### design.v
module  hdmi_delay_line
  #(parameter G_WIDTH = 40, G_DEPTH = 11)
   (
    input                i_clk,
    input [G_WIDTH-1:0]  i_d,
    output [G_WIDTH-1:0] o_q
    );
   reg [0:G_DEPTH-1][G_WIDTH-1:0] q_pipe;
   always @(posedge i_clk) begin
      q_pipe   <= { i_d, q_pipe[0 : G_DEPTH-2] };
   end
   assign o_q = q_pipe[G_DEPTH-1];
endmodule
module encoder
(
 input CLK,
 input [7:0] DATA,
 input [1:0] C,
 input VDE,    
 input ADE,    
 input [3:0] AUX,
 output reg [9:0] ENCODED
 );
   wire [8:0]     xored;
   wire [8:0]     xnored;
   wire [3:0]     ones;
   reg [8:0]      data_word;
   reg [8:0]      data_word_inv;
   wire [3:0]     data_word_disparity;
   reg [3:0]      dc_bias;
   assign xored[0] = DATA[0];
   assign xored[1] = DATA[1] ^ xored[0];
   assign xored[2] = DATA[2] ^ xored[1];
   assign xored[3] = DATA[3] ^ xored[2];
   assign xored[4] = DATA[4] ^ xored[3];
   assign xored[5] = DATA[5] ^ xored[4];
   assign xored[6] = DATA[6] ^ xored[5];
   assign xored[7] = DATA[7] ^ xored[6];
   assign xored[8] = 1'b1;
   assign xnored[0] = DATA[0];
   assign xnored[1] = DATA[1] ~^ xnored[0];
   assign xnored[2] = DATA[2] ~^ xnored[1];
   assign xnored[3] = DATA[3] ~^ xnored[2];
   assign xnored[4] = DATA[4] ~^ xnored[3];
   assign xnored[5] = DATA[5] ~^ xnored[4];
   assign xnored[6] = DATA[6] ~^ xnored[5];
   assign xnored[7] = DATA[7] ~^ xnored[6];
   assign xnored[8] = 1'b0;
   assign ones = 4'b0 + DATA[0] + DATA[1] + DATA[2] + DATA[3] + DATA[4] + DATA[5] + DATA[6] + DATA[7];
   always @(ones, DATA[0], xnored, xored) begin
      if (ones > 4 || (ones == 4 && !DATA[0])) begin
         data_word     = xnored;
         data_word_inv = ~xnored;
      end else begin
         data_word     = xored;
         data_word_inv = ~xored;
      end
   end
   assign data_word_disparity = 4'b1100 + data_word[0] + data_word[1] + data_word[2] + data_word[3] + data_word[4] + data_word[5] + data_word[6] + data_word[7];
   always @(posedge CLK) begin
      if (VDE) begin
         if (dc_bias == 0 || data_word_disparity == 0) begin
            if (data_word[8]) begin
               ENCODED <= {2'b01, data_word[7:0]};
               dc_bias <= dc_bias + data_word_disparity;
            end else begin
               ENCODED <= {2'b10, data_word_inv[7:0]};
               dc_bias <= dc_bias - data_word_disparity;
            end
         end else if ((!dc_bias[3] && !data_word_disparity[3]) || (dc_bias[3] && data_word_disparity[3])) begin
            ENCODED <= {1'b1, data_word[8], data_word_inv[7:0]};
            dc_bias <= dc_bias + data_word[8] - data_word_disparity;
         end else begin
            ENCODED <= {1'b0, data_word};
            dc_bias <= dc_bias - data_word_inv[8] + data_word_disparity;
         end
      end else if (ADE) begin
         case (AUX)
           4'b0000 : ENCODED <= 10'b1010011100;
           4'b0001 : ENCODED <= 10'b1001100011;
           4'b0010 : ENCODED <= 10'b1011100100;
           4'b0011 : ENCODED <= 10'b1011100010;
           4'b0100 : ENCODED <= 10'b0101110001;
           4'b0101 : ENCODED <= 10'b0100011110;
           4'b0110 : ENCODED <= 10'b0110001110;
           4'b0111 : ENCODED <= 10'b0100111100;
           4'b1000 : ENCODED <= 10'b1011001100;
           4'b1001 : ENCODED <= 10'b0100111001;
           4'b1010 : ENCODED <= 10'b0110011100;
           4'b1011 : ENCODED <= 10'b1011000110;
           4'b1100 : ENCODED <= 10'b1010001110;
           4'b1101 : ENCODED <= 10'b1001110001;
           4'b1110 : ENCODED <= 10'b0101100011;
           default : ENCODED <= 10'b1011000011;
         endcase
      end else begin
         case (C)
           2'b00   : ENCODED <= 10'b1101010100;
           2'b01   : ENCODED <= 10'b0010101011;
           2'b10   : ENCODED <= 10'b0101010100;
           default : ENCODED <= 10'b1010101011;
         endcase
         dc_bias <= 0;
      end
   end
endmodule
module hdmidataencoder
#(parameter FREQ=27000000, FS=48000, CTS=27000, N=6144)
(
   input          i_pixclk,
   input          i_reset,
   input          i_hSync,
   input          i_vSync,
   input          i_blank,
   input          i_audio_enable,
   input          i_aspect_169,
   input [15:0]   i_audioL,
   input [15:0]   i_audioR,
   output [3:0]   o_d0,
   output [3:0]   o_d1,
   output [3:0]   o_d2,
   output         o_data
);
localparam [16:0] CTS_ = CTS;                      
localparam [16:0] AUDIO_TIMER_ADDITION = FS/1000;  
localparam [16:0] AUDIO_TIMER_LIMIT = FREQ/1000;   
localparam [191:0] channelStatus = (FS == 48000)?192'hc202004004:(FS == 44100)?192'hc200004004:192'hc203004004;
localparam [55:0] audioRegenPacket = {N[7:0], N[15:8], 8'h00, CTS[7:0], CTS[15:8], 16'h0000};
reg [23:0] audioPacketHeader;
reg [55:0] audioSubPacket0, audioSubPacket1, audioSubPacket2, audioSubPacket3;
reg [55:0] audioSample;
reg [7:0] channelStatusIdx;
reg [16:0] audioTimer;
reg [16:0] ctsTimer;
reg [1:0] samplesHead;
reg [3:0] dataChannel0;
reg [3:0] dataChannel1;
reg [3:0] dataChannel2;
reg [23:0] packetHeader;
reg [55:0] subpacket0, subpacket1, subpacket2, subpacket3;
reg [7:0] bchHdr;
reg [7:0] bchCode0, bchCode1, bchCode2, bchCode3;
reg [4:0] dataOffset;
reg tercData;
reg [15:0] audioRAvg;
reg [15:0] audioLAvg;
reg [15:0] counterX;
reg firstHSyncChange;
reg oddLine;
reg prevHSync;
reg prevBlank;
reg allowGeneration;
reg [3:0] dataChannel0_q;
reg [3:0] dataChannel1_q;
reg [3:0] dataChannel2_q;
reg tercData_q;
reg [23:0] pkH;
reg [55:0] pkD0, pkD1, pkD2, pkD3;
reg [8:0] ecc1;
reg [9:0] ecc2;
function [7:0] ECCcode;  
   input [7:0] code;
   input bita;
   input passthroughData;
   begin
      ECCcode = {code[6:0], 1'b0} ^ (((code[7] ^ bita) && passthroughData) ? 8'hC1 : 8'h00);
   end
endfunction
function [8:0] ECCu;
   input [7:0] code;
   input bita;
   input passthroughData;
   begin
      ECCu = {passthroughData?bita:code[7], ECCcode(code, bita, passthroughData)};
   end
endfunction
function [9:0] ECC2u;
   input [7:0] code;
   input bita;
   input bitb;
   input passthroughData;
   begin
      ECC2u = {passthroughData?bita:code[7],
               passthroughData?bitb:(code[6]^(((code[7]^bita) && passthroughData)?1'b1:1'b0)),
               ECCcode(ECCcode(code, bita, passthroughData), bitb, passthroughData)};
   end
endfunction
task SendPacket;
   input firstPacket;
begin
   dataChannel0[0]=i_hSync;
   dataChannel0[1]=i_vSync;
   dataChannel0[3]=(!firstPacket || dataOffset)?1'b1:1'b0;
   ecc1=ECCu(bchHdr, pkH[0], dataOffset<24?1'b1:1'b0);
   dataChannel0[2]=ecc1[8]; bchHdr=ecc1[7:0];
   ecc2=ECC2u(bchCode0, pkD0[0], pkD0[1], dataOffset<28?1'b1:1'b0);
   dataChannel1[0]=ecc2[9]; dataChannel2[0]=ecc2[8]; bchCode0=ecc2[7:0];
   ecc2=ECC2u(bchCode1, pkD1[0], pkD1[1], dataOffset<28?1'b1:1'b0);
   dataChannel1[1]=ecc2[9]; dataChannel2[1]=ecc2[8]; bchCode1=ecc2[7:0];
   ecc2=ECC2u(bchCode2, pkD2[0], pkD2[1], dataOffset<28?1'b1:1'b0);
   dataChannel1[2]=ecc2[9]; dataChannel2[2]=ecc2[8]; bchCode2=ecc2[7:0];
   ecc2=ECC2u(bchCode3, pkD3[0], pkD3[1], dataOffset<28?1'b1:1'b0);
   dataChannel1[3]=ecc2[9]; dataChannel2[3]=ecc2[8]; bchCode3=ecc2[7:0];
   pkH=pkH[23:1];
   pkD0=pkD0[55:2];
   pkD1=pkD1[55:2];
   pkD2=pkD2[55:2];
   pkD3=pkD3[55:2];
   dataOffset=dataOffset+5'b1;
end
endtask
task InfoGen;
begin
   if (ctsTimer >= CTS_) begin
      packetHeader=24'h000001;   
      subpacket0=audioRegenPacket;
      subpacket1=audioRegenPacket;
      subpacket2=audioRegenPacket;
      subpacket3=audioRegenPacket;
      ctsTimer = ctsTimer - CTS_ + 1'b1;
   end else begin
      if (!oddLine) begin
         packetHeader=24'h0D0282;   
         if (i_aspect_169) begin
            subpacket0=56'h000000002A1035;
         end else begin
            subpacket0=56'h00000000191046;
         end
         subpacket1=56'h00000000000000;
      end else begin
         packetHeader=24'h0A0184;   
         subpacket0=56'h00000000001160;
         subpacket1=56'h00000000000000;
      end
      subpacket2=56'h00000000000000;
      subpacket3=56'h00000000000000;
   end
end
endtask
task AproximateAudio;
begin
   audioLAvg = i_audioL;
   audioRAvg = i_audioR;
end
endtask
task AudioGen;
begin
   if (!( allowGeneration && counterX >= 32 && counterX < 64)) begin
      if (audioTimer>=AUDIO_TIMER_LIMIT) begin
         audioTimer=audioTimer-AUDIO_TIMER_LIMIT+AUDIO_TIMER_ADDITION;
         audioPacketHeader=audioPacketHeader|24'h000002|((channelStatusIdx==0?24'h100100:24'h000100)<<samplesHead);
         audioSample=((audioLAvg<<8)|(audioRAvg<<32)
                        |((^audioLAvg)?56'h08000000000000:56'h0)   
                        |((^audioRAvg)?56'h80000000000000:56'h0))  
                        ^(channelStatus[channelStatusIdx]?56'hCC000000000000:56'h0);
         case (samplesHead)
            2'd0: audioSubPacket0=audioSample;
            2'd1: audioSubPacket1=audioSample;
            2'd2: audioSubPacket2=audioSample;
            default: audioSubPacket3=audioSample;
         endcase  
         if (channelStatusIdx<191)
            channelStatusIdx=channelStatusIdx+8'd1;
         else
            channelStatusIdx=0;
         samplesHead=samplesHead+2'd1;
      end else begin
         audioTimer=audioTimer+AUDIO_TIMER_ADDITION;
         AproximateAudio();
      end
   end else begin
      audioTimer=audioTimer+AUDIO_TIMER_ADDITION;
      AproximateAudio();
      samplesHead=0;
   end
end
endtask
task SendPackets;
begin
   if (counterX<32) begin
      tercData=1;
      pkH=packetHeader; pkD0=subpacket0; pkD1=subpacket1; pkD2=subpacket2; pkD3=subpacket3;
      SendPacket(1);
      packetHeader=pkH; subpacket0=pkD0; subpacket1=pkD1; subpacket2=pkD2; subpacket3=pkD3;
   end else if (counterX<64)  begin
      pkH=audioPacketHeader; pkD0=audioSubPacket0; pkD1=audioSubPacket1; pkD2=audioSubPacket2; pkD3=audioSubPacket3;
      SendPacket(0);
      audioPacketHeader=pkH; audioSubPacket0=pkD0; audioSubPacket1=pkD1; audioSubPacket2=pkD2; audioSubPacket3=pkD3;
   end else begin
      tercData=0;
   end
end
endtask
always @(posedge i_pixclk)
if (i_reset) begin
   audioPacketHeader=0;
   audioSubPacket0=0;
   audioSubPacket1=0;
   audioSubPacket2=0;
   audioSubPacket3=0;
   channelStatusIdx=0;
   audioTimer=0;
   samplesHead=0;
   ctsTimer=0;
   dataChannel0_q<=0;
   dataChannel1_q<=0;
   dataChannel2_q<=0;
   tercData_q<=0;
   packetHeader=0;
   subpacket0=0;
   subpacket1=0;
   subpacket2=0;
   subpacket3=0;
   bchHdr=0;
   bchCode0=0;
   bchCode1=0;
   bchCode2=0;
   bchCode3=0;
   dataOffset=0;
   oddLine<=0;
   counterX<=0;
   prevHSync<=0;
   prevBlank<=0;
   firstHSyncChange<=0;
   allowGeneration<=0;
   audioRAvg=0;
   audioLAvg=0;
end else begin
   dataChannel0 = dataChannel0_q;
   dataChannel1 = dataChannel1_q;
   dataChannel2 = dataChannel2_q;
   tercData = tercData_q;
   AudioGen();
   if(allowGeneration) begin
      SendPackets();
   end else begin
      tercData=0;
   end
   ctsTimer = ctsTimer + 1'b1;
   if((prevBlank == 0) && (i_blank == 1))
      firstHSyncChange <= 1;
   if((prevBlank == 1) && (i_blank == 0))
      allowGeneration <= 0;
   if(prevHSync != i_hSync) begin
      if(firstHSyncChange) begin
         InfoGen();
         oddLine <= ! oddLine;
         counterX  <= 0;
         allowGeneration <= i_audio_enable;
      end else begin
         counterX  <= counterX + 1'b1;
      end
      firstHSyncChange <= !firstHSyncChange;
   end else
      counterX  <= counterX + 1'b1;
   prevBlank <= i_blank;
   prevHSync <= i_hSync;
   dataChannel0_q <= dataChannel0;
   dataChannel1_q <= dataChannel1;
   dataChannel2_q <= dataChannel2;
   tercData_q <= tercData;
end
assign o_d0 = dataChannel0_q;
assign o_d1 = dataChannel1_q;
assign o_d2 = dataChannel2_q;
assign o_data = tercData_q;
endmodule
module hdmi
#(parameter FREQ=25200000, FS=48000, CTS=25200, N=6144)
 (
   input        I_CLK_PIXEL,
   input        I_RESET,      
   input [7:0]  I_R,
   input [7:0]  I_G,
   input [7:0]  I_B,
   input        I_BLANK,
   input        I_HSYNC,
   input        I_VSYNC,
   input        I_ASPECT_169,
   input        I_AUDIO_ENABLE,
   input [15:0] I_AUDIO_PCM_L,
   input [15:0] I_AUDIO_PCM_R,
   output [9:0] O_RED,    
   output [9:0] O_GREEN,  
   output [9:0] O_BLUE    
);
   wire [9:0]   red;
   wire [9:0]   green;
   wire [9:0]   blue;
   wire [9:0]   enc0out;
   wire [9:0]   enc1out;
   wire [9:0]   enc2out;
   wire [29:0]  tx_in;
   wire [3:0]   tmds_d;
   wire         data;
   wire [3:0]   dataPacket0;
   wire [3:0]   dataPacket1;
   wire [3:0]   dataPacket2;
   wire [39:0]  delayLineIn;
   wire [39:0]  delayLineOut;
   wire [7:0]   ROut;
   wire [7:0]   GOut;
   wire [7:0]   BOut;
   wire         hSyncOut;
   wire         vSyncOut;
   wire         vdeOut;
   wire         dataOut;
   wire [1:0]   vhSyncOut;
   reg          prevBlank;
   reg          prevData;
   wire [3:0]   dataPacket0Out;
   wire [3:0]   dataPacket1Out;
   wire [3:0]   dataPacket2Out;
   reg          ctl0;
   reg          ctl1;
   reg          ctl2;
   reg          ctl3;
   wire [1:0]   ctl_10;
   wire [1:0]   ctl_32;
   reg [2:0]    state;
   reg [10:0]   clockCounter;
   assign delayLineIn[39:32] = I_R;
   assign delayLineIn[31:24] = I_G;
   assign delayLineIn[23:16] = I_B;
   assign delayLineIn[15] = I_HSYNC;
   assign delayLineIn[14] = I_VSYNC;
   assign delayLineIn[13] = !I_BLANK;
   assign delayLineIn[12] = data;
   assign delayLineIn[11:8] = dataPacket0;
   assign delayLineIn[7:4] = dataPacket1;
   assign delayLineIn[3:0] = dataPacket2;
   assign ROut = delayLineOut[39:32];
   assign GOut = delayLineOut[31:24];
   assign BOut = delayLineOut[23:16];
   assign hSyncOut = delayLineOut[15];
   assign vSyncOut = delayLineOut[14];
   assign vdeOut = delayLineOut[13];
   assign dataOut = delayLineOut[12];
   assign dataPacket0Out = delayLineOut[11:8];
   assign dataPacket1Out = delayLineOut[7:4];
   assign dataPacket2Out = delayLineOut[3:0];
   assign vhSyncOut = {vSyncOut , hSyncOut};
   assign ctl_10 = {ctl1, ctl0};
   assign ctl_32 = {ctl3, ctl2};
   always @(posedge I_CLK_PIXEL) begin
      if (I_RESET) begin
         state <= 3'b000;
         clockCounter <= 0;
         ctl0 <= 1'b0;
         ctl1 <= 1'b0;
         ctl2 <= 1'b0;
         ctl3 <= 1'b0;
      end else if (!prevBlank  && I_BLANK) begin
         state <= 3'b000;
         clockCounter <= 0;
      end else begin
         case (state)
            3'b000:
               if (!prevData && data) begin       
                  state <= 3'b100;
                  ctl0 <= 1'b1;
                  ctl1 <= 1'b0;
                  ctl2 <= 1'b1;
                  ctl3 <= 1'b0;
                  clockCounter <= 0;
               end else if (prevBlank && !I_BLANK) begin  
                  state <= 3'b010;
                  ctl0 <= 1'b1;
                  ctl1 <= 1'b0;
                  ctl2 <= 1'b0;
                  ctl3 <= 1'b0;
                  clockCounter <= 0;
               end
            3'b100:                     
               if (clockCounter == 8) begin
                  state <= 3'b101;
                  ctl0 <= 1'b0;
                  ctl1 <= 1'b0;
                  ctl2 <= 1'b0;
                  ctl3 <= 1'b0;
                  clockCounter <= 0;
               end else begin
                  clockCounter <= clockCounter + 1'b1;
               end
            3'b101:                     
               if (clockCounter == 1) begin
                  state <= 3'b111;
                  clockCounter <= 0;
               end else begin
                  clockCounter <= clockCounter + 1'b1;
               end
            3'b111:
               if (clockCounter == 11) begin                   
                  state <= 3'b110;
                  clockCounter <= 0;
               end else if (prevBlank && !I_BLANK) begin  
                  state <= 3'b010;
                  ctl0 <= 1'b1;
                  ctl1 <= 1'b0;
                  ctl2 <= 1'b0;
                  ctl3 <= 1'b0;
                  clockCounter <= 0;
               end else if (!data) begin                          
                  clockCounter <= clockCounter + 1'b1;
               end
            3'b110:                    
               if (clockCounter == 1) begin
                  state <= 3'b000;
                  clockCounter <= 0;
               end else begin
                  clockCounter <= clockCounter + 1'b1;
               end
            3'b010:                      
               if (clockCounter == 8)  begin
                  state <= 3'b011;
                  ctl0 <= 1'b0;
                  ctl1 <= 1'b0;
                  ctl2 <= 1'b0;
                  ctl3 <= 1'b0;
                  clockCounter <= 0;
               end else begin
                  clockCounter <= clockCounter + 1'b1;
               end
            3'b011:                     
               if (clockCounter == 1)  begin
                  state <= 3'b001;
                  clockCounter <= 0;
               end else begin
                  clockCounter <= clockCounter + 1'b1;
               end
            3'b001:
               if (clockCounter == 11)  begin                  
                  state <= 3'b000;
                  clockCounter <= 0;
               end else if (I_BLANK) begin                          
                  clockCounter <= clockCounter + 1'b1;
               end
         endcase
      end
      prevBlank <= I_RESET ? 1'b0 : I_BLANK;
      prevData <= I_RESET ? 1'b0 : data;
   end
   assign blue =  ((state == 3'b101 || state == 3'b110) && vhSyncOut == 2'b00) ? 10'b1010001110 :
                  ((state == 3'b101 || state == 3'b110) && vhSyncOut == 2'b01) ? 10'b1001110001 :
                  ((state == 3'b101 || state == 3'b110) && vhSyncOut == 2'b10) ? 10'b0101100011 :
                  ((state == 3'b101 || state == 3'b110) && vhSyncOut == 2'b11) ? 10'b1011000011 :
                  (state == 3'b011)                                                          ? 10'b1011001100 : enc0out;
   assign green = (state == 3'b011                                 ) ? 10'b0100110011 :
                  (state == 3'b101 || state == 3'b110) ? 10'b0100110011 : enc1out;
   assign red =   (state == 3'b011                                 ) ? 10'b1011001100 :
                  (state == 3'b101 || state == 3'b110) ? 10'b0100110011 : enc2out;
   hdmi_delay_line delay_line
     (
      .i_clk(I_CLK_PIXEL),
      .i_d(delayLineIn),
      .o_q(delayLineOut)
      );
   hdmidataencoder
     #(
       .FREQ(FREQ),
       .FS(FS),
       .CTS(CTS),
       .N(N)
       )
   dataencoder
     (
      .i_pixclk    (I_CLK_PIXEL),
      .i_reset     (I_RESET),
      .i_aspect_169 (I_ASPECT_169),
      .i_blank     (I_BLANK),
      .i_hSync     (I_HSYNC),
      .i_vSync     (I_VSYNC),
      .i_audio_enable  (I_AUDIO_ENABLE),
      .i_audioL    (I_AUDIO_PCM_L),
      .i_audioR    (I_AUDIO_PCM_R),
      .o_d0        (dataPacket0),
      .o_d1        (dataPacket1),
      .o_d2        (dataPacket2),
      .o_data      (data)
      );
   encoder enc0
     (
      .CLK      (I_CLK_PIXEL),
      .DATA     (BOut),
      .C        (vhSyncOut),
      .VDE      (vdeOut),
      .ADE      (dataOut),
      .AUX      (dataPacket0Out),
      .ENCODED  (enc0out)
     );
   encoder enc1
     (
     .CLK      (I_CLK_PIXEL),
     .DATA     (GOut),
     .C        (ctl_10),
     .VDE      (vdeOut),
     .ADE      (dataOut),
     .AUX      (dataPacket1Out),
     .ENCODED  (enc1out)
      );
   encoder enc2
     (
      .CLK     (I_CLK_PIXEL),
      .DATA    (ROut),
      .C       (ctl_32),
      .VDE     (vdeOut),
      .ADE     (dataOut),
      .AUX     (dataPacket2Out),
      .ENCODED (enc2out)
      );
assign O_RED   = red;
assign O_GREEN = green;
assign O_BLUE  = blue;
endmodule
### run.sh
#!/bin/bash
# the make line also repeats each setting of config.mk as NAME=value (left out here)
make -C /OpenROAD-flow-scripts/flow DESIGN_CONFIG=/design/flow/config.mk WORK_HOME=/design/flow/orfs CLKGATE_MAP_FILE= finish
### config.mk
export PLATFORM = sky130hd
export DESIGN_NAME = hdmi
export DESIGN_NICKNAME = hdmi
export VERILOG_FILES = /design/flow/design.v
export SDC_FILE = /design/flow/constraint.sdc
export NUM_CORES = 4
export LEC_CHECK = 0
export CAP_MARGIN = 20
export CORE_MARGIN = 2
export CORE_UTILIZATION = 23
export SLEW_MARGIN = 20
### constraint.sdc
create_clock -name core_clock -period 11.5 [get_ports {I_CLK_PIXEL}]
set_input_delay 2.3000 -clock core_clock [delete_from_list [all_inputs] [get_ports {I_CLK_PIXEL}]]
set_output_delay 2.3000 -clock core_clock [all_outputs]
set_load 0.01 [all_outputs]
==> reports/qor.txt, run 1 <==
Outcome: complete, no violations
Wire length per cell after detailed routing: 12.57 µm
Share of flip-flops with an asynchronous set or reset after synthesis: 0%
Share of the core filled by cells before placement: 23.21%
CP endpoint: enc2.ENCODED[5]
Maximum number of pins on one net before global-route repair: 221
Adder-Cell Fraction of Synth Area: 4.906%
Final Max Tran Viols: 0
Hold-fix buffers, CTS: 0
Final worst setup slack: 2.456 ns
Via Count: 30540
Sequential share of power: 32.8%
# rows: 157
Most numerous cell types in the synthesized netlist: sky130_fd_sc_hd__dfxtp_1 (1159), sky130_fd_sc_hd__nand2_1 (1000), sky130_fd_sc_hd__nor2_1 (445), sky130_fd_sc_hd__a21oi_1 (399), sky130_fd_sc_hd__clkbuf_1 (238)
Horizontal die size: 434.3 µm
Post-route DRC: 0
Number of different library cells in the post-synthesis netlist: 79
Antenna violations before repair: 9
Drt total wl: 89700 µm
Max-slew headroom at the worst pin: 26.82%
Minimum setup slack after placement: 2.479 ns
Final worst hold slack: 0.3218 ns
Total CTS buffers: 114
Number of ports placed on the die boundary: 93
Compound-Gate Fraction of Synth Area: 14.01%
Maximum buffer depth of the clock tree: 3
Part of the power in combinational logic: 38.4%
Clock network fraction of total power: 28.7%
Switch share: 35.07%
Worst clock skew: 0.04055 ns
Leakage: 18.41 nW
Flip-flop and latch power: 4.60 mW
Area growth from synthesis to layout: 17.35%
Hold worst-path end: delay_line.q_pipe[35]
Area reported by Yosys stat: 0.04259 mm²
Simple-gate portion of the synthesized area: 16.64%
Number of stages on the worst hold path: 0
Max-cap violations: 0
Number of sinks handled by clock tree synthesis: 1171
Critical path startpoint: delay_line.q_pipe[32]
RSZ-0062 raised after global routing: no
Worst IR Drop VDD: 302.9 µV
Die Area: 0.1886 mm²
CP Buf/Inv Count: 6
Post-synth top area share: 54.47%
Actual slew at the worst max-slew pin: 1.089 ns
Worst-path cell with the longest stage delay: sky130_fd_sc_hd__xnor2_1
GPL Wtd Cong: 0.8068
Dominant synthesized flop cell: sky130_fd_sc_hd__dfxtp_1
Critical path start-end classification: flop to flop
H-Tree Level Count: 3
Count of buffers from port buffering: 92
Clock Root Buffer: sky130_fd_sc_hd__clkbuf_16
Clock-pin slew on the worst setup and hold paths: 0.06 ns
Iteration tally of the first detailed-router pass: 6
Footprint of the flip-flops and latches: 0.02356 mm²
Clock distribution power: 4.02 mW
Sequential fraction of the synthesis area: 55.32%
Area contributors post-synth: sky130_fd_sc_hd__dfxtp_1 (54%), sky130_fd_sc_hd__nand2_1 (8.8%), sky130_fd_sc_hd__a21oi_1 (4.7%)
Cell class contributing the biggest share of worst-path delay: adder cells
Multi-input gate area in the final layout: 0.01753 mm²
Fin util: 27.24%
Layout filler cell count: 19490
Crit Reg-Reg Endpoint: enc2.ENCODED[5]
Final hold violation count: 0
Setup crit start kind: flop
Final nets: 4777
Worst R2R Setup Slack: 2.46 ns
Violation tally from detailed-route iteration zero: 2203
Via count of the first global-routing pass: 28890
Setup Fix Bufs, Post-CTS: 0
Post-CTS resize count: 0
DIE HEIGHT: 434.3 µm
Core box area: 0.1835 mm²
Worst Hold Class: flop to flop
R2R cell count: 29
Capturing element type of the critical path: flop
Most numerous cell on the critical path: sky130_fd_sc_hd__fa_1
Power drawn by the combinational cells: 5.38 mW
Number of cells in Yosys stat: 4624
Yosys xor share: 4.503%
Fraction of synthesized area in multiplexers: 0.8548%
Overflow left after global routing: 0
Final setup violation count: 0
Reg2reg start: delay_line.q_pipe[32]
Net Sw Power: 4.907 mW
Start point of the worst min-delay path: delay_line.q_pipe[75]
Global-route wire length before repair: 148000 µm
Flip-flop and latch count after synthesis: 1171
Cell type contributing the most total cell area after synthesis: sky130_fd_sc_hd__dfxtp_1
Average cell area after synthesis: 9.211 µm²
Post-synthesis instance total: 4624
Final-layout setup total negative slack: 0 ns
Total number of yosys warnings: 4
Critical path fanouts, max: 9
Total design power: 13.99 mW
Top Consumer: combinational logic
Final critical path time including I/O delays and setup: 9.044 ns
Final clock period utilization by the worst path: 78.65%
DR vias/cell: 4.280
Largest incremental delay on the critical path: 0.65 ns
DRT antenna net count: 0
Required time at the endpoint of the critical path: 12.05 ns
DPL Wire Length: 54570 µm
Number of enable-type register cells in the synthesized netlist: 12
Critical Path Stages: 29
GRT Util Overall: 9.330%
Dominant kind of combinational cell: simple AND/OR/NAND/NOR gates
CTS tree: done
Arrival time reported for the critical path endpoint: 9.59 ns
Post-synthesis net count: 4830
Combined area of all synthesized cells: 0.04259 mm²
Power per cell area: 280.0 mW/mm²
Number of warnings in the stage logs: 84
Latency at later pin: 0.74 ns
Internal power summed over all cells: 9.086 mW
Post-synthesis cell type with the largest instance count: sky130_fd_sc_hd__dfxtp_1
Achievable Freq: 110.6 MHz
layout make-up:
type / count / area share [%]
Antenna cell: 1 / 0.005007
Clock buffer: 154 / 6.511
Clock inverter: 62 / 1.812
Inverter: 126 / 0.9463
Multi-Input combinational cell: 3037 / 35.08
Sequential cell: 1171 / 47.14
Tap cell: 2464 / 6.168
Timing Repair Buffer: 121 / 2.338
through the flow:
step                      cells  instance area (µm²)
after floorplan            4624                42590
final                      7136                49980
after CTS                  7135                49970
after global placement     6919                45810
after detailed placement   6919                45810
after global routing       7136                49980
routing by layer:
metal  track usage, %  wire length (µm)
met1            12.63             43510
met2            14.82             39550
met3            1.684              4082
met4            3.324              2554
met5                0                 0
==> run 2, diff against run 1 <==
- CORE_UTILIZATION: 23 -> 70
- CTS_CLUSTER_SIZE: unset -> 27
- SETUP_SLACK_MARGIN: unset -> 0.46
- clock period: 11.5 -> 5.19 ns (I/O delays scaled with it)
==> run 2 against run 1 <==
The layout now fails its checks (negative setup slack); synthesized area stayed put; clock power up 100%; critical path depth increased by 2; largest cell class unchanged.
==> reports/qor.txt, run 2 <==
Number of cells in Yosys stat: 4624 (unchanged)
Reg2reg start: delay_line.q_pipe[32]
Share of flip-flops with an asynchronous set or reset after synthesis: 0% (unchanged)
Post-synthesis cell type with the largest instance count: sky130_fd_sc_hd__dfxtp_1
Iteration tally of the first detailed-router pass: 8 (+2)
Switch share: 37.19% (+2.1 points)
Post-route DRC: 0 (unchanged)
Flip-flop and latch count after synthesis: 1171 (unchanged)
GRT Util Overall: 28.92% (+20 points)
Area reported by Yosys stat: 0.04259 mm² (unchanged)
Clock network fraction of total power: 20.6% (-8.1 points)
Combined area of all synthesized cells: 0.04259 mm² (unchanged)
Total design power: 38.97 mW (+180%)
Part of the power in combinational logic: 53.3% (+15 points)
Cell class contributing the biggest share of worst-path delay: adder cells
Achievable Freq: 120.1 MHz (+8.6%)
Fraction of synthesized area in multiplexers: 0.8548% (unchanged)
H-Tree Level Count: 3 (unchanged)
Hold-fix buffers, CTS: 0 (unchanged)
Flip-flop and latch power: 10.2 mW (+120%)
Footprint of the flip-flops and latches: 0.02357 mm² (about the same)
Most numerous cell on the critical path: sky130_fd_sc_hd__fa_1
Power per cell area: 784.5 mW/mm² (+180%)
Final worst hold slack: 0.3155 ns (-0.006299 ns)
CP endpoint: enc2.dc_bias[3]
DR vias/cell: 5.731 (+34%)
Average cell area after synthesis: 9.211 µm² (unchanged)
Number of sinks handled by clock tree synthesis: 1171 (unchanged)
RSZ-0062 raised after global routing: yes
Internal power summed over all cells: 24.48 mW (+170%)
Required time at the endpoint of the critical path: 5.56 ns (-6.49 ns)
Global-route wire length before repair: 152500 µm (+3.1%)
Final nets: 4941 (+3.4%)
Maximum number of pins on one net before global-route repair: 273 (+24%)
Adder-Cell Fraction of Synth Area: 4.906% (unchanged)
Start point of the worst min-delay path: delay_line.q_pipe[210]
Worst IR Drop VDD: 946.4 µV (+210%)
Post-synth top area share: 54.47% (unchanged)
Total number of yosys warnings: 4 (unchanged)
Max-cap violations: 0 (unchanged)
DRT antenna net count: 0 (unchanged)
Number of enable-type register cells in the synthesized netlist: 12 (unchanged)
DIE HEIGHT: 250.7 µm (-42%)
Critical Path Stages: 31 (+6.9%)
Actual slew at the worst max-slew pin: 1.116 ns (+0.02741 ns)
Number of diodes added for antenna fixing: 0 (-1)
CTS tree: done
Worst R2R Setup Slack: -3.14 ns (-5.59 ns)
Cell type contributing the most total cell area after synthesis: sky130_fd_sc_hd__dfxtp_1
Simple-gate portion of the synthesized area: 16.64% (unchanged)
Number of different library cells in the post-synthesis netlist: 79 (unchanged)
Post-synthesis instance total: 4624 (unchanged)
Total CTS buffers: 109 (-4.4%)
Worst-path cell with the longest stage delay: sky130_fd_sc_hd__fa_1
Final clock period utilization by the worst path: 160.5% (+82 points)
Critical path fanouts, max: 2 (-7)
Post-synthesis net count: 4830 (unchanged)
Final critical path time including I/O delays and setup: 8.328 ns (-0.7160 ns)
Number of warnings in the stage logs: 89 (+6.0%)
Overflow left after global routing: 0 (unchanged)
Drt total wl: 94320 µm (+5.2%)
Critical path startpoint: delay_line.q_pipe[32]
Leakage: 19.23 nW (+4.5%)
Via Count: 32140 (+5.2%)
Power drawn by the combinational cells: 20.8 mW (+290%)
Final hold violation count: 0 (unchanged)
Critical path start-end classification: flop to flop
Wire length per cell after detailed routing: 16.82 µm (+34%)
Most numerous cell types in the synthesized netlist: sky130_fd_sc_hd__dfxtp_1 (1159), sky130_fd_sc_hd__nand2_1 (1000), sky130_fd_sc_hd__nor2_1 (445), sky130_fd_sc_hd__a21oi_1 (399), sky130_fd_sc_hd__clkbuf_1 (238)
Clock distribution power: 8.02 mW (+100%)
Max-slew headroom at the worst pin: 25.60% (-1.2 points)
Clock-pin slew on the worst setup and hold paths: 0.07 ns (about the same)
Horizontal die size: 250.7 µm (-42%)
Maximum buffer depth of the clock tree: 3 (unchanged)
Antenna violations before repair: 0 (-9)
Compound-Gate Fraction of Synth Area: 14.01% (unchanged)
Sequential fraction of the synthesis area: 55.32% (unchanged)
GPL Wtd Cong: 0.8704 (+7.9%)
Worst Hold Class: flop to flop
DPL Wire Length: 52320 µm (-4.1%)
Number of stages on the worst hold path: 0 (unchanged)
Die Area: 0.06284 mm² (-67%)
Top Consumer: combinational logic
Worst clock skew: 0.01829 ns (-0.02226 ns)
Net Sw Power: 14.49 mW (+200%)
Number of ports placed on the die boundary: 93 (unchanged)
Dominant synthesized flop cell: sky130_fd_sc_hd__dfxtp_1
Outcome: finished with violations
Area growth from synthesis to layout: 16.62%
Crit Reg-Reg Endpoint: enc2.dc_bias[3]
CP Buf/Inv Count: 7 (+1)
Via count of the first global-routing pass: 31220 (+8.1%)
Layout filler cell count: 3690 (-81%)
# rows: 90 (-43%)
Sequential share of power: 26.1% (-6.7 points)
Core box area: 0.06025 mm² (-67%)
Share of the core filled by cells before placement: 70.70% (+47 points)
Violated layout checks: negative setup slack
Setup crit start kind: flop
Count of buffers from port buffering: 92 (unchanged)
Multi-input gate area in the final layout: 0.01833 mm² (+4.6%)
Largest incremental delay on the critical path: 0.57 ns (-0.08 ns)
Capturing element type of the critical path: flop
Latency at later pin: 0.67 ns (-0.07 ns)
Hold worst-path end: delay_line.q_pipe[170]
Violation tally from detailed-route iteration zero: 2434 (+10%)
Clock Root Buffer: sky130_fd_sc_hd__clkbuf_16
Final worst setup slack: -3.138 ns (-5.594 ns)
Yosys xor share: 4.503% (unchanged)
Final Max Tran Viols: 0 (unchanged)
R2R cell count: 31 (+6.9%)
Area contributors post-synth: sky130_fd_sc_hd__dfxtp_1 (54%), sky130_fd_sc_hd__nand2_1 (8.8%), sky130_fd_sc_hd__a21oi_1 (4.7%)
Arrival time reported for the critical path endpoint: 8.70 ns (-0.89 ns)
Dominant kind of combinational cell: simple AND/OR/NAND/NOR gates
Final setup violation count: 39 (+39)
run 2: timing repair:
action,4_1_cts,5_1_grt
endpoints found under the setup margin,39,39
pin swaps,83,48
resized,84,45
setup buffers,25,9
gates cloned,0,0
run 2: metal layers:
layer,track usage (%),vias up,share of wire [%]
li1,-,15790,-
met1,36.34,15320,42
met2,51.25,823,51
met3,3.720,208,4.4
met4,10.13,0,2.9
met5,0,-,0
run 2: through the flow:
stage / cells / utilization [%] / setup WS, ns / area, µm² / setup TNS (ns)
5_1_grt: 5607 / 82.45 / -3.245 / 49670 / -94.91
6_report: 5607 / 82.45 / -3.138 / 49670 / -86.63
2_1_floorplan: 4624 / - / -2.331 / 43050 / -70.47
3_3_place_gp: 5371 / 75.03 / -2.326 / 45200 / -74.14
4_1_cts: 5598 / 81.96 / -2.795 / 49370 / -77.99
3_5_place_dp: 5372 / 75.04 / -2.560 / 45210 / -80.26
run 2: final cells by class:
class,count,share of cell area [%]
Inverter,126,0.9798
Multi-Input combinational cell,3037,36.91
Clock inverter,51,1.189
Clock buffer,150,6.143
Tap cell,782,1.970
Timing Repair Buffer,290,5.360
Sequential cell,1171,47.45
==> run 3, diff against run 2 <==
- CORE_UTILIZATION: 70 -> 52
- CTS_CLUSTER_SIZE: 27 -> unset
- SETUP_SLACK_MARGIN: 0.46 -> unset
- clock period: 5.19 -> 9.0 ns (I/O delays scaled with it)
==> run 3 against run 2 <==
The run now finishes clean; count of clock-buffer cells in the layout up 3; highest routed layer is now met5; utilization shrank 23 points; flip-flop count is the same; critical path depth unchanged; design area is 2.8% lower; clock skew grew 0.0057 ns; setup slack improved by 3.7 ns; clock power fell by 37%; first-iteration DRC count fell by 20%; non-clock buffer count is 157 lower; combinational power decreased by 67%; synthesized cell count stayed put.
==> reports/qor.txt, run 3 <==
Critical path startpoint: delay_line.q_pipe[32]
Worst Hold Class: flop to flop
Post-synth top area share: 54.47% (unchanged)
Worst-path cell with the longest stage delay: sky130_fd_sc_hd__fa_1
Count of buffers from port buffering: 92 (unchanged)
Adder-Cell Fraction of Synth Area: 4.906% (unchanged)
CTS tree: done
Number of sinks handled by clock tree synthesis: 1171 (unchanged)
# rows: 104 (+16%)
Final critical path time including I/O delays and setup: 8.394 ns (+0.06532 ns)
Sequential share of power: 32.9% (+6.8 points)
Worst R2R Setup Slack: 0.61 ns (+3.74 ns)
Core box area: 0.08081 mm² (+34%)
Die Area: 0.08422 mm² (+34%)
Layout filler cell count: 7069 (+92%)
Clock network fraction of total power: 28.5% (+7.9 points)
Violation tally from detailed-route iteration zero: 1942 (-20%)
Switch share: 34.37% (-2.8 points)
Required time at the endpoint of the critical path: 9.42 ns (+3.86 ns)
H-Tree Level Count: 3 (unchanged)
Part of the power in combinational logic: 38.6% (-15 points)
Clock distribution power: 5.07 mW (-37%)
Cell type contributing the most total cell area after synthesis: sky130_fd_sc_hd__dfxtp_1
Total CTS buffers: 114 (+4.6%)
Area reported by Yosys stat: 0.04259 mm² (unchanged)
GPL Wtd Cong: 0.7952 (-8.6%)
Most numerous cell types in the synthesized netlist: sky130_fd_sc_hd__dfxtp_1 (1159), sky130_fd_sc_hd__nand2_1 (1000), sky130_fd_sc_hd__nor2_1 (445), sky130_fd_sc_hd__a21oi_1 (399), sky130_fd_sc_hd__clkbuf_1 (238)
Outcome: complete, no violations
Final-layout setup total negative slack: 0 ns (+86.63 ns)
Internal power summed over all cells: 11.67 mW (-52%)
Hold-fix buffers, CTS: 0 (unchanged)
Post-CTS resize count: 0 (-100%)
Setup Fix Bufs, Post-CTS: 0 (-100%)
Number of different library cells in the post-synthesis netlist: 79 (unchanged)
Net Sw Power: 6.111 mW (-58%)
Flip-flop and latch power: 5.85 mW (-43%)
Antenna violations before repair: 1 (+1)
Post-synthesis cell type with the largest instance count: sky130_fd_sc_hd__dfxtp_1
Wire length per cell after detailed routing: 14.65 µm (-13%)
Yosys xor share: 4.503% (unchanged)
Worst IR Drop VDD: 348.8 µV (-63%)
Post-synthesis instance total: 4624 (unchanged)
Latency at later pin: 0.69 ns (+0.02 ns)
Sequential fraction of the synthesis area: 55.32% (unchanged)
Drt total wl: 84110 µm (-11%)
Area of placed instances: 0.04413 mm² (-2.4%)
Final Max Tran Viols: 0 (unchanged)
Post-synthesis net count: 4830 (unchanged)
Total number of yosys warnings: 4 (unchanged)
Total design power: 17.78 mW (-54%)
Dominant synthesized flop cell: sky130_fd_sc_hd__dfxtp_1
Final nets: 4789 (-3.1%)
Max-slew headroom at the worst pin: 31.10% (+5.5 points)
Top Consumer: combinational logic
Number of enable-type register cells in the synthesized netlist: 12 (unchanged)
Setup crit start kind: flop
Number of diodes added for antenna fixing: 0 (unchanged)
Area growth from synthesis to layout: 13.41%
Crit Reg-Reg Endpoint: enc2.dc_bias[3]
Hold worst-path end: delay_line.q_pipe[333]
Number of warnings in the stage logs: 88 (-1.1%)
Simple-gate portion of the synthesized area: 16.64% (unchanged)
Start point of the worst min-delay path: delay_line.q_pipe[373]
Number of ports placed on the die boundary: 93 (unchanged)
Clock-pin slew on the worst setup and hold paths: 0.07 ns (about the same)
RSZ-0062 raised after global routing: no
Clock Root Buffer: sky130_fd_sc_hd__clkbuf_16
Final clock period utilization by the worst path: 93.26% (-67 points)
DRT antenna net count: 0 (unchanged)
Arrival time reported for the critical path endpoint: 8.81 ns (+0.11 ns)
Cell class contributing the biggest share of worst-path delay: adder cells
DR vias/cell: 5.227 (-8.8%)
Multi-input gate area in the final layout: 0.01752 mm² (-4.4%)
Final hold violation count: 0 (unchanged)
Number of cells in Yosys stat: 4624 (unchanged)
Overflow left after global routing: 0 (unchanged)
Post-route DRC: 0 (unchanged)
Leakage: 18.44 nW (-4.1%)
CP endpoint: enc2.dc_bias[3]
Area contributors post-synth: sky130_fd_sc_hd__dfxtp_1 (54%), sky130_fd_sc_hd__nand2_1 (8.8%), sky130_fd_sc_hd__a21oi_1 (4.7%)
Dominant kind of combinational cell: simple AND/OR/NAND/NOR gates
Capturing element type of the critical path: flop
DPL Wire Length: 50350 µm (-3.8%)
GRT Util Overall: 19.77% (-9.2 points)
Critical path fanouts, max: 5 (+3)
Achievable Freq: 119.1 MHz (-0.78%)
Power per cell area: 368.1 mW/mm² (-53%)
Share of the core filled by cells before placement: 52.71% (-18 points)
Footprint of the flip-flops and latches: 0.02356 mm² (about the same)
Final cell count without fillers: 5742 (+2.4%)
Via Count: 30020 (-6.6%)
CP Buf/Inv Count: 5 (-2)
Maximum number of pins on one net before global-route repair: 221 (-19%)
Layout Cell Area excl Fill: 0.04830 mm² (-2.8%)
Critical Path Stages: 31 (unchanged)
Average cell area after synthesis: 9.211 µm² (unchanged)
Fraction of synthesized area in multiplexers: 0.8548% (unchanged)
Via count of the first global-routing pass: 27840 (-11%)
Global-route wire length before repair: 141700 µm (-7.1%)
Max-cap violations: 0 (unchanged)
Reg2reg start: delay_line.q_pipe[32]
Combined area of all synthesized cells: 0.04259 mm² (unchanged)
Iteration tally of the first detailed-router pass: 8 (unchanged)
R2R cell count: 31 (unchanged)
Maximum buffer depth of the clock tree: 3 (unchanged)
Horizontal die size: 290.2 µm (+16%)
Number of stages on the worst hold path: 0 (unchanged)
Most numerous cell on the critical path: sky130_fd_sc_hd__fa_1
Actual slew at the worst max-slew pin: 1.034 ns (-0.08250 ns)
Flip-flop and latch count after synthesis: 1171 (unchanged)
Worst clock skew: 0.02401 ns (+0.005728 ns)
Power drawn by the combinational cells: 6.86 mW (-67%)
Critical path start-end classification: flop to flop
DIE HEIGHT: 290.2 µm (+16%)
Largest incremental delay on the critical path: 0.55 ns (-0.02 ns)
Final setup violation count: 0 (-100%)
Share of flip-flops with an asynchronous set or reset after synthesis: 0% (unchanged)
Placed Instances: 5527 (+2.9%)
Compound-Gate Fraction of Synth Area: 14.01% (unchanged)
run 3: per-stage QoR:
stage	hold slack, ns	worst slack, ns	util [%]
detailed placement	0.3121	0.4841	54.61
finish	0.3196	0.6064	59.78
CTS	0.3207	0.4707	59.75
global placement	0.3095	0.5861	54.61
global route	0.3268	0.04971	59.78
floorplan	0.3096	0.8237	-
run 3: cell type report:
| class | count | area share [%] |
|---|---|---|
| repair buffers | 133 | 2.621 |
| flip-flops and latches | 1171 | 48.78 |
| clock buffers | 153 | 6.730 |
| clock inverters | 62 | 1.870 |
| multi-input cells | 3037 | 36.27 |
| well taps | 1060 | 2.746 |
| inverters | 126 | 0.9869 |
run 3: metal layers:
metal / wire length [µm] / vias to the layer above / GRT usage (%)
met4: 1583 / 2 / 5.246
met1: 42140 / 13990 / 28.18
met3: 2746 / 115 / 2.807
met2: 37630 / 406 / 31.47
li1: - / 15500 / -
met5: 11 / - / 0
==> run 4, diff against run 3 <==
- CAP_MARGIN: 20 -> 10
- CORE_UTILIZATION: 52 -> 70
- CTS_CLUSTER_SIZE: unset -> 35
- SETUP_SLACK_MARGIN: unset -> 1.3
- clock period: 9.0 -> 5.19 ns (I/O delays scaled with it)
==> run 4 against run 3 <==
The layout now fails its checks (negative setup slack); utilization increased by 23 points; flip-flop count unchanged; global-route usage increased by 9.9 points; hold slack got worse by 0.0080 ns; combinational power increased to 3.1 times the previous value; fmax increased by 1.3%; non-clock buffer count increased by 158; setup slack got worse by 3.7 ns; clock power increased by 63%; die size decreased by 25%; clock skew decreased by 0.0018 ns.
==> reports/qor.txt, run 4 <==
Placed Instances: 5371 (-2.8%)
Flip-flop and latch power: 10.2 mW (+74%)
Capturing element type of the critical path: flop
Critical Path Stages: 31 (unchanged)
Setup crit start kind: flop
CTS tree: done
Hold-fix buffers, CTS: 0 (unchanged)
Maximum number of pins on one net before global-route repair: 273 (+24%)
Post-synthesis cell type with the largest instance count: sky130_fd_sc_hd__dfxtp_1
Antenna violations before repair: 0 (-1)
Flip-flop and latch count after synthesis: 1171 (unchanged)
Yosys xor share: 4.503% (unchanged)
Number of sinks handled by clock tree synthesis: 1171 (unchanged)
Switch share: 37.35% (+3.0 points)
Final clock period utilization by the worst path: 159.6% (+66 points)
Required time at the endpoint of the critical path: 5.59 ns (-3.83 ns)
Internal power summed over all cells: 24.80 mW (+110%)
Power per cell area: 793.0 mW/mm² (+120%)
Overflow left after global routing: 0 (unchanged)
Max-slew headroom at the worst pin: 24.93% (-6.2 points)
Violation tally from detailed-route iteration zero: 2593 (+34%)
Final critical path time including I/O delays and setup: 8.284 ns (-0.1100 ns)
Clock network fraction of total power: 20.8% (-7.7 points)
Post-synthesis instance total: 4624 (unchanged)
Net Sw Power: 14.78 mW (+140%)
Final worst setup slack: -3.094 ns (-3.700 ns)
Latency at later pin: 0.67 ns (-0.02 ns)
DRT antenna net count: 0 (unchanged)
Area growth from synthesis to layout: 17.18%
Sequential share of power: 25.8% (-7.1 points)
Count of buffers from port buffering: 92 (unchanged)
Horizontal die size: 250.7 µm (-14%)
Final hold violation count: 0 (unchanged)
Drt total wl: 97210 µm (+16%)
Worst clock skew: 0.02225 ns (-0.001766 ns)
Share of the core filled by cells before placement: 70.70% (+18 points)
Violated layout checks: negative setup slack
Layout filler cell count: 3575 (-49%)
Minimum setup slack after placement: -2.571 ns (-3.055 ns)
Total CTS buffers: 108 (-5.3%)
Largest incremental delay on the critical path: 0.67 ns (+0.12 ns)
GPL Wtd Cong: 0.8704 (+9.5%)
Worst IR Drop VDD: 1000 µV (+190%)
Arrival time reported for the critical path endpoint: 8.68 ns (-0.13 ns)
Number of stages on the worst hold path: 0 (unchanged)
Worst Hold Class: flop to flop
Share of flip-flops with an asynchronous set or reset after synthesis: 0% (unchanged)
Dominant kind of combinational cell: simple AND/OR/NAND/NOR gates
Max-cap violations: 0 (unchanged)
Leakage: 19.34 nW (+4.9%)
Global-route wire length before repair: 155400 µm (+9.6%)
Via Count: 32560 (+8.5%)
Wire length per cell after detailed routing: 17.34 µm (+18%)
Outcome: finished with violations
Final setup violation count: 39 (+39)
Core box area: 0.06025 mm² (-25%)
RSZ-0062 raised after global routing: yes
Compound-Gate Fraction of Synth Area: 14.01% (unchanged)
Critical path start-end classification: flop to flop
Total number of yosys warnings: 4 (unchanged)
Simple-gate portion of the synthesized area: 16.64% (unchanged)
DR vias/cell: 5.806 (+11%)
Average cell area after synthesis: 9.211 µm² (unchanged)
Hold worst-path end: delay_line.q_pipe[362]
Combined area of all synthesized cells: 0.04259 mm² (unchanged)
Area reported by Yosys stat: 0.04259 mm² (unchanged)
R2R cell count: 31 (unchanged)
Fraction of synthesized area in multiplexers: 0.8548% (unchanged)
Total design power: 39.58 mW (+120%)
Post-synth top area share: 54.47% (unchanged)
Clock distribution power: 8.25 mW (+63%)
Part of the power in combinational logic: 53.4% (+15 points)
Sequential fraction of the synthesis area: 55.32% (unchanged)
Actual slew at the worst max-slew pin: 1.126 ns (+0.09259 ns)
Worst R2R Setup Slack: -3.09 ns (-3.70 ns)
DIE HEIGHT: 250.7 µm (-14%)
CP Buf/Inv Count: 5 (unchanged)
Number of enable-type register cells in the synthesized netlist: 12 (unchanged)
Achievable Freq: 120.7 MHz (+1.3%)
Start point of the worst min-delay path: delay_line.q_pipe[402]
Cell class contributing the biggest share of worst-path delay: adder cells
Worst-path cell with the longest stage delay: sky130_fd_sc_hd__fa_2
Post-route DRC: 0 (unchanged)
Adder-Cell Fraction of Synth Area: 4.906% (unchanged)
Final nets: 4941 (+3.2%)
Post-synthesis net count: 4830 (unchanged)
H-Tree Level Count: 3 (unchanged)
Final cell count without fillers: 5607 (-2.4%)
CP endpoint: enc2.dc_bias[3]
Critical path startpoint: delay_line.q_pipe[32]
Number of ports placed on the die boundary: 93 (unchanged)
Area contributors post-synth: sky130_fd_sc_hd__dfxtp_1 (54%), sky130_fd_sc_hd__nand2_1 (8.8%), sky130_fd_sc_hd__a21oi_1 (4.7%)
Power drawn by the combinational cells: 21.1 mW (+210%)
Number of warnings in the stage logs: 90 (+2.3%)
DPL Wire Length: 52360 µm (+4.0%)
Cell type contributing the most total cell area after synthesis: sky130_fd_sc_hd__dfxtp_1
Clock-pin slew on the worst setup and hold paths: 0.07 ns (about the same)
Maximum buffer depth of the clock tree: 3 (unchanged)
Reg2reg start: delay_line.q_pipe[32]
Number of diodes added for antenna fixing: 0 (unchanged)
Most numerous cell types in the synthesized netlist: sky130_fd_sc_hd__dfxtp_1 (1159), sky130_fd_sc_hd__nand2_1 (1000), sky130_fd_sc_hd__nor2_1 (445), sky130_fd_sc_hd__a21oi_1 (399), sky130_fd_sc_hd__clkbuf_1 (238)
GRT Util Overall: 29.68% (+9.9 points)
Critical path fanouts, max: 3 (-2)
Number of different library cells in the post-synthesis netlist: 79 (unchanged)
Clock Root Buffer: sky130_fd_sc_hd__clkbuf_16
Crit Reg-Reg Endpoint: enc2.dc_bias[3]
Die Area: 0.06284 mm² (-25%)
Final Max Tran Viols: 0 (unchanged)
Via count of the first global-routing pass: 31350 (+13%)
Iteration tally of the first detailed-router pass: 6 (-2)
Number of cells in Yosys stat: 4624 (unchanged)
# rows: 90 (-13%)
Top Consumer: combinational logic
Dominant synthesized flop cell: sky130_fd_sc_hd__dfxtp_1
==> run 4: cell type report <==
cell class              count  area (µm²)  share of cell area, %
clock buffers             159        3241                  6.493
repair buffers            291        2694                  5.397
flip-flops and latches   1171       23580                  47.23
multi-input cells        3037       18420                  36.90
inverters                 126       491.7                 0.9852
well taps                 782       978.4                  1.960
clock inverters            41       515.5                  1.033
==> run 4: repair_timing <==
item,in CTS,in global routing
buffers inserted,25,10
gates resized,89,68
pin swaps,91,65
endpoints found under the setup margin,40,72
==> run 4: per-layer routing <==
metal	global-route usage, %	vias up	wire length (µm)
li1	-	15790	-
met1	37.06	15470	39930
met2	51.33	993	48410
met3	4.437	303	4859
met4	12.71	0	4006
met5	0	-	0
==> run 4: through the flow <==
step                hold WS, ns  TNS, ns  instance area [µm²]  utilization, %
floorplan                0.3089   -70.47                43050               -
global placement         0.3095   -74.14                45200           75.03
detailed placement       0.3121   -79.90                45200           75.03
CTS                      0.3156   -80.43                49510           82.18
global route             0.3172   -95.04                49910           82.85
finish                   0.3116   -88.63                49910           82.85
==> run 5, diff against run 4 <==
- CAP_MARGIN: 10 -> 20
- CORE_UTILIZATION: 70 -> 60
- CTS_CLUSTER_SIZE: 35 -> unset
- SETUP_SLACK_MARGIN: 1.3 -> unset
- clock period: 5.19 -> 5.0 ns (I/O delays scaled with it)
==> run 5 against run 4 <==
The layout still fails its checks (negative setup slack); sequential power about the same; sequential share of layout area about the same; hold slack got worse by 0.012 ns; critical path depth unchanged; clock skew increased by 0.0034 ns; synthesized cell count unchanged; critical path type unchanged; largest cell class unchanged.
==> reports/qor.txt, run 5 <==
Outcome: finished with violations
Violated layout checks: negative setup slack
Final setup violation count: 39 (unchanged)
Via Count: 31070 (-4.6%)
Critical path startpoint: delay_line.q_pipe[32]
GPL Wtd Cong: 0.8532 (-2.0%)
Yosys xor share: 4.503% (unchanged)
Latency at later pin: 0.67 ns (about the same)
Adder-Cell Fraction of Synth Area: 4.906% (unchanged)
Area reported by Yosys stat: 0.04259 mm² (unchanged)
Setup crit start kind: flop
Maximum number of pins on one net before global-route repair: 249 (-8.8%)
Global-route wire length before repair: 144400 µm (-7.1%)
H-Tree Level Count: 3 (unchanged)
CP Buf/Inv Count: 7 (+2)
GRT Util Overall: 23.19% (-6.5 points)
Dominant synthesized flop cell: sky130_fd_sc_hd__dfxtp_1
Final nets: 4947 (+0.12%)
Internal power summed over all cells: 24.71 mW (-0.36%)
DIE HEIGHT: 270.4 µm (+7.9%)
Die Area: 0.07314 mm² (+16%)
Combined area of all synthesized cells: 0.04259 mm² (unchanged)
Final worst hold slack: 0.2995 ns (-0.01204 ns)
Switch share: 34.35% (-3.0 points)
Actual slew at the worst max-slew pin: 1.098 ns (-0.02851 ns)
DPL Wire Length: 51470 µm (-1.7%)
Number of stages on the worst hold path: 0 (unchanged)
Post-synthesis cell type with the largest instance count: sky130_fd_sc_hd__dfxtp_1
Maximum buffer depth of the clock tree: 3 (unchanged)
Max-slew headroom at the worst pin: 26.83% (+1.9 points)
Post-synth top area share: 54.47% (unchanged)
Clock Root Buffer: sky130_fd_sc_hd__clkbuf_16
Number of diodes added for antenna fixing: 0 (unchanged)
Number of cells in Yosys stat: 4624 (unchanged)
Capturing element type of the critical path: flop
Worst IR Drop VDD: 1389 µV (+39%)
Most numerous cell on the critical path: sky130_fd_sc_hd__fa_1
Number of different library cells in the post-synthesis netlist: 79 (unchanged)
Count of buffers from port buffering: 92 (unchanged)
Worst R2R Setup Slack: -2.63 ns (+0.46 ns)
Compound-Gate Fraction of Synth Area: 14.01% (unchanged)
Share of flip-flops with an asynchronous set or reset after synthesis: 0% (unchanged)
Iteration tally of the first detailed-router pass: 6 (unchanged)
Share of the core filled by cells before placement: 60.72% (-10 points)
Drt total wl: 85650 µm (-12%)
CP endpoint: enc2.dc_bias[3]
Number of warnings in the stage logs: 93 (+3.3%)
Critical path start-end classification: flop to flop
Average cell area after synthesis: 9.211 µm² (unchanged)
Crit Reg-Reg Endpoint: enc2.dc_bias[3]
Clock network fraction of total power: 22.4% (+1.6 points)
Hold worst-path end: delay_line.q_pipe[123]
Final clock period utilization by the worst path: 152.6% (-7.0 points)
Area contributors post-synth: sky130_fd_sc_hd__dfxtp_1 (54%), sky130_fd_sc_hd__nand2_1 (8.8%), sky130_fd_sc_hd__a21oi_1 (4.7%)
Critical Path Stages: 31 (unchanged)
Final hold violation count: 0 (unchanged)
Layout filler cell count: 5514 (+54%)
Part of the power in combinational logic: 49.6% (-3.8 points)
Clock-pin slew on the worst setup and hold paths: 0.07 ns (about the same)
Max-cap violations: 0 (unchanged)
Total CTS buffers: 111 (+2.8%)
Via count of the first global-routing pass: 29170 (-7.0%)
Overflow left after global routing: 0 (unchanged)
Fraction of synthesized area in multiplexers: 0.8548% (unchanged)
R2R cell count: 31 (unchanged)
Reg2reg start: delay_line.q_pipe[32]
Power per cell area: 754.1 mW/mm² (-4.9%)
Power drawn by the combinational cells: 18.7 mW (-11%)
Post-synthesis net count: 4830 (unchanged)
Final critical path time including I/O delays and setup: 7.629 ns (-0.6549 ns)
Area growth from synthesis to layout: 17.18% (about the same)
Cell type contributing the most total cell area after synthesis: sky130_fd_sc_hd__dfxtp_1
Critical path fanouts, max: 3 (unchanged)
RSZ-0062 raised after global routing: yes
Fin util: 71.15% (-12 points)
Sequential fraction of the synthesis area: 55.32% (unchanged)
Worst clock skew: 0.02560 ns (+0.003354 ns)
Arrival time reported for the critical path endpoint: 8.00 ns (-0.68 ns)
Start point of the worst min-delay path: delay_line.q_pipe[163]
Flip-flop and latch count after synthesis: 1171 (unchanged)
Most numerous cell types in the synthesized netlist: sky130_fd_sc_hd__dfxtp_1 (1159), sky130_fd_sc_hd__nand2_1 (1000), sky130_fd_sc_hd__nor2_1 (445), sky130_fd_sc_hd__a21oi_1 (399), sky130_fd_sc_hd__clkbuf_1 (238)
Sequential share of power: 28.0% (+2.2 points)
Worst Hold Class: flop to flop
Total design power: 37.64 mW (-4.9%)
Worst-path cell with the longest stage delay: sky130_fd_sc_hd__fa_1
# rows: 97 (+7.8%)
Antenna violations before repair: 0 (unchanged)
Cell class contributing the biggest share of worst-path delay: adder cells
Number of ports placed on the die boundary: 93 (unchanged)
Total number of yosys warnings: 4 (unchanged)
CTS tree: done
Flip-flop and latch power: 10.5 mW (about the same)
Core box area: 0.07015 mm² (+16%)
DRT antenna net count: 0 (unchanged)
Largest incremental delay on the critical path: 0.51 ns (-0.16 ns)
DR vias/cell: 5.387 (-7.2%)
Violation tally from detailed-route iteration zero: 2350 (-9.4%)
Dominant kind of combinational cell: simple AND/OR/NAND/NOR gates
Post-synthesis instance total: 4624 (unchanged)
Achievable Freq: 131.1 MHz (+8.6%)
Clock distribution power: 8.45 mW (+2%)
Wire length per cell after detailed routing: 14.85 µm (-14%)
Net Sw Power: 12.93 mW (-13%)
Final worst setup slack: -2.629 ns (+0.4649 ns)
Hold-fix buffers, CTS: 0 (unchanged)
Leakage: 19.23 nW (-0.55%)
Horizontal die size: 270.4 µm (+7.9%)
Post-route DRC: 0 (unchanged)
Simple-gate portion of the synthesized area: 16.64% (unchanged)
Final Max Tran Viols: 0 (unchanged)
Top Consumer: combinational logic
Required time at the endpoint of the critical path: 5.38 ns (-0.21 ns)
Number of sinks handled by clock tree synthesis: 1171 (unchanged)
Number of enable-type register cells in the synthesized netlist: 12 (unchanged)
==> run 5: final cells by class <==
| type | count | area (µm²) | share of cell area, % |
|---|---|---|---|
| Clock buffer | 159 | 3201 | 6.413 |
| Clock inverter | 41 | 546.8 | 1.096 |
| Inverter | 126 | 489.2 | 0.9802 |
| Multi-Input combinational cell | 3037 | 18260 | 36.58 |
| Sequential cell | 1171 | 23570 | 47.23 |
| Tap cell | 940 | 1176 | 2.356 |
| Timing Repair Buffer | 294 | 2668 | 5.345 |
==> run 5: metrics by stage <==
step                      worst slack, ns  instances  setup TNS [ns]  cell area, µm²
after floorplan                    -2.521       4624          -77.88           43050
after global placement             -2.534       5543          -83.03           45500
after detailed placement           -2.648       5543          -87.38           45500
after CTS                          -2.638       5755          -82.95           49640
after global routing               -2.908       5768          -94.71           49910
final                              -2.629       5768          -83.84           49910
==> run 5: per-layer routing <==
metal / GRT usage (%) / up-vias / part of all wire [%]
li1: - / 15790 / -
met1: 31.80 / 14650 / 47
met2: 38.62 / 514 / 48
met3: 3.121 / 123 / 3.5
met4: 6.165 / 0 / 2.0
met5: 0 / - / 0
==> run 5: repair_timing <==
| item | 4_1_cts | 5_1_grt |
|---|---|---|
| pin swaps | 70 | 49 |
| endpoints found under the setup margin | 39 | 39 |
| setup buffers | 14 | 18 |
| hold endpoints to repair | 0 | 0 |
| gates resized | 75 | 47 |
==> run 6, diff against run 5 <==
- CORE_UTILIZATION: 60 -> 66
- CTS_CLUSTER_SIZE: unset -> 35
- clock period: 5.0 -> 5.61 ns (I/O delays scaled with it)
==> run 6 against run 5 <==
The layout still fails its checks (negative setup slack); hold slack better by 0.012 ns; count of clock-buffer cells in the layout up 2; flip-flop count stayed put; cell count fell by 1.6%; register-to-register slack improved by 0.41 ns; total power shrank 8.6%; non-clock buffer count is 2 lower; sequential power decreased by about 10%; first-iteration DRC count increased by 0.85%; global-route usage is 2.9 points higher; utilization is 6.4 points higher.
==> reports/qor.txt, run 6 <==
Outcome: finished with violations
Number of sinks handled by clock tree synthesis: 1171 (unchanged)
Sequential fraction of the synthesis area: 55.32% (unchanged)
Max-cap violations: 0 (unchanged)
Die Area: 0.06658 mm² (-9.0%)
Clock distribution power: 7.40 mW (-12%)
Post-synth top area share: 54.47% (unchanged)
Violation tally from detailed-route iteration zero: 2370 (+0.85%)
GRT Util Overall: 26.07% (+2.9 points)
Final nets: 4941 (-0.12%)
Internal power summed over all cells: 22.10 mW (-11%)
Area reported by Yosys stat: 0.04259 mm² (unchanged)
Area of placed instances: 0.04525 mm² (-0.55%)
DRT antenna net count: 0 (unchanged)
Critical Path Stages: 31 (unchanged)
Worst Hold Class: flop to flop
Overflow left after global routing: 0 (unchanged)
Via count of the first global-routing pass: 29820 (+2.2%)
Antenna violations before repair: 0 (unchanged)
Worst R2R Setup Slack: -2.22 ns (+0.41 ns)
CP Buf/Inv Count: 5 (-2)
CTS tree: done
Leakage: 19.20 nW (-0.15%)
Reg2reg start: delay_line.q_pipe[32]
Maximum buffer depth of the clock tree: 3 (unchanged)
Worst-path cell with the longest stage delay: sky130_fd_sc_hd__fa_2
R2R cell count: 31 (unchanged)
Maximum number of pins on one net before global-route repair: 113 (-55%)
Total design power: 34.41 mW (-8.6%)
Layout Cell Area excl Fill: 0.04970 mm² (-0.43%)
Latency at later pin: 0.67 ns (about the same)
Clock-pin slew on the worst setup and hold paths: 0.06 ns (about the same)
Combined area of all synthesized cells: 0.04259 mm² (unchanged)
Area growth from synthesis to layout: 16.68%
Crit Reg-Reg Endpoint: enc2.dc_bias[3]
Max-slew headroom at the worst pin: 30.10% (+3.3 points)
Share of flip-flops with an asynchronous set or reset after synthesis: 0% (unchanged)
Met3 GRT Util: 3.347% (+0.23 points)
Sequential share of power: 27.3% (-0.7 points)
Number of warnings in the stage logs: 87 (-6.5%)
Worst clock skew: 0.02622 ns (+0.0006213 ns)
Number of stages on the worst hold path: 0 (unchanged)
Violated layout checks: negative setup slack
Global-route wire length before repair: 146600 µm (+1.5%)
GPL Wtd Cong: 0.8623 (+1.1%)
Share of the core filled by cells before placement: 66.43% (+5.7 points)
Iteration tally of the first detailed-router pass: 6 (unchanged)
Yosys xor share: 4.503% (unchanged)
Capturing element type of the critical path: flop
Flip-flop and latch power: 9.39 mW (-10%)
Largest incremental delay on the critical path: 0.64 ns (+0.13 ns)
Power drawn by the combinational cells: 17.6 mW (-6%)
Average cell area after synthesis: 9.211 µm² (unchanged)
Critical path startpoint: delay_line.q_pipe[32]
Part of the power in combinational logic: 51.2% (+1.6 points)
Post-synthesis cell type with the largest instance count: sky130_fd_sc_hd__dfxtp_1
Final hold violation count: 0 (unchanged)
Clock Root Buffer: sky130_fd_sc_hd__clkbuf_16
Total CTS buffers: 107 (-3.6%)
Layout filler cell count: 4408 (-20%)
Post-synthesis net count: 4830 (unchanged)
Cell class contributing the biggest share of worst-path delay: adder cells
Net Sw Power: 12.31 mW (-4.8%)
Required time at the endpoint of the critical path: 5.99 ns (+0.61 ns)
Final worst setup slack: -2.216 ns (+0.4130 ns)
Critical path fanouts, max: 3 (unchanged)
Via Count: 31540 (+1.5%)
DPL Wire Length: 52950 µm (+2.9%)
Most numerous cell on the critical path: sky130_fd_sc_hd__fa_1
Area contributors post-synth: sky130_fd_sc_hd__dfxtp_1 (54%), sky130_fd_sc_hd__nand2_1 (8.8%), sky130_fd_sc_hd__a21oi_1 (4.7%)
Setup crit start kind: flop
Footprint of the flip-flops and latches: 0.02357 mm² (unchanged)
Final setup violation count: 39 (unchanged)
DR vias/cell: 5.558 (+3.2%)
Post-synthesis instance total: 4624 (unchanged)
Multi-input gate area in the final layout: 0.01832 mm² (+0.35%)
Minimum setup slack after placement: -2.021 ns (+0.6269 ns)
Drt total wl: 89460 µm (+4.5%)
DIE HEIGHT: 258.0 µm (-4.6%)
Arrival time reported for the critical path endpoint: 8.20 ns (+0.20 ns)
Final Max Tran Viols: 0 (unchanged)
RSZ-0062 raised after global routing: yes
Simple-gate portion of the synthesized area: 16.64% (unchanged)
Dominant kind of combinational cell: simple AND/OR/NAND/NOR gates
Critical path start-end classification: flop to flop
Achievable Freq: 127.8 MHz (-2.5%)
Dominant synthesized flop cell: sky130_fd_sc_hd__dfxtp_1
Post-route DRC: 0 (unchanged)
Top Consumer: combinational logic
Number of ports placed on the die boundary: 93 (unchanged)
Worst IR Drop VDD: 862.6 µV (-38%)
Number of cells in Yosys stat: 4624 (unchanged)
Fin util: 77.51% (+6.4 points)
Clock network fraction of total power: 21.5% (-0.9 points)
Adder-Cell Fraction of Synth Area: 4.906% (unchanged)
Core box area: 0.06412 mm² (-8.6%)
Power per cell area: 692.5 mW/mm² (-8.2%)
Actual slew at the worst max-slew pin: 1.045 ns (-0.05301 ns)
# rows: 93 (-4.1%)
Final clock period utilization by the worst path: 139.5% (-13 points)
Number of enable-type register cells in the synthesized netlist: 12 (unchanged)
Met2 capacity usage during global routing: 44.30% (+5.7 points)
-- run 6: metrics by stage --
step           hold slack (ns)  cells
6_report                0.3116   5674
5_1_grt                 0.3158   5674
4_1_cts                 0.3109   5662
3_5_place_dp            0.3121   5446
3_3_place_gp            0.3095   5446
2_1_floorplan           0.3089   4624
-- run 6: area by class of cell --
type,instances,area share (%)
clock inverter,32,1.105
clock buffer,161,6.219
inverter,126,0.9844
tap,855,2.153
sequential,1171,47.43
timing repair buffer,292,5.239
multi-input combinational,3037,36.87
-- run 6: routing by layer --
metal,vias up,routed length (µm)
li1,15760,-
met1,14980,40320
met2,660,43600
met3,136,3624
met4,0,1917
met5,-,0
-- run 6: timing repair --
item / CTS / global route
buffers inserted: 23 / 12
resized: 84 / 44
endpoints found under the setup margin: 39 / 39
pin swaps: 85 / 58
hold buffers: 0 / 0
Power figures rest on the tool's default switching activity, not on a simulated workload.
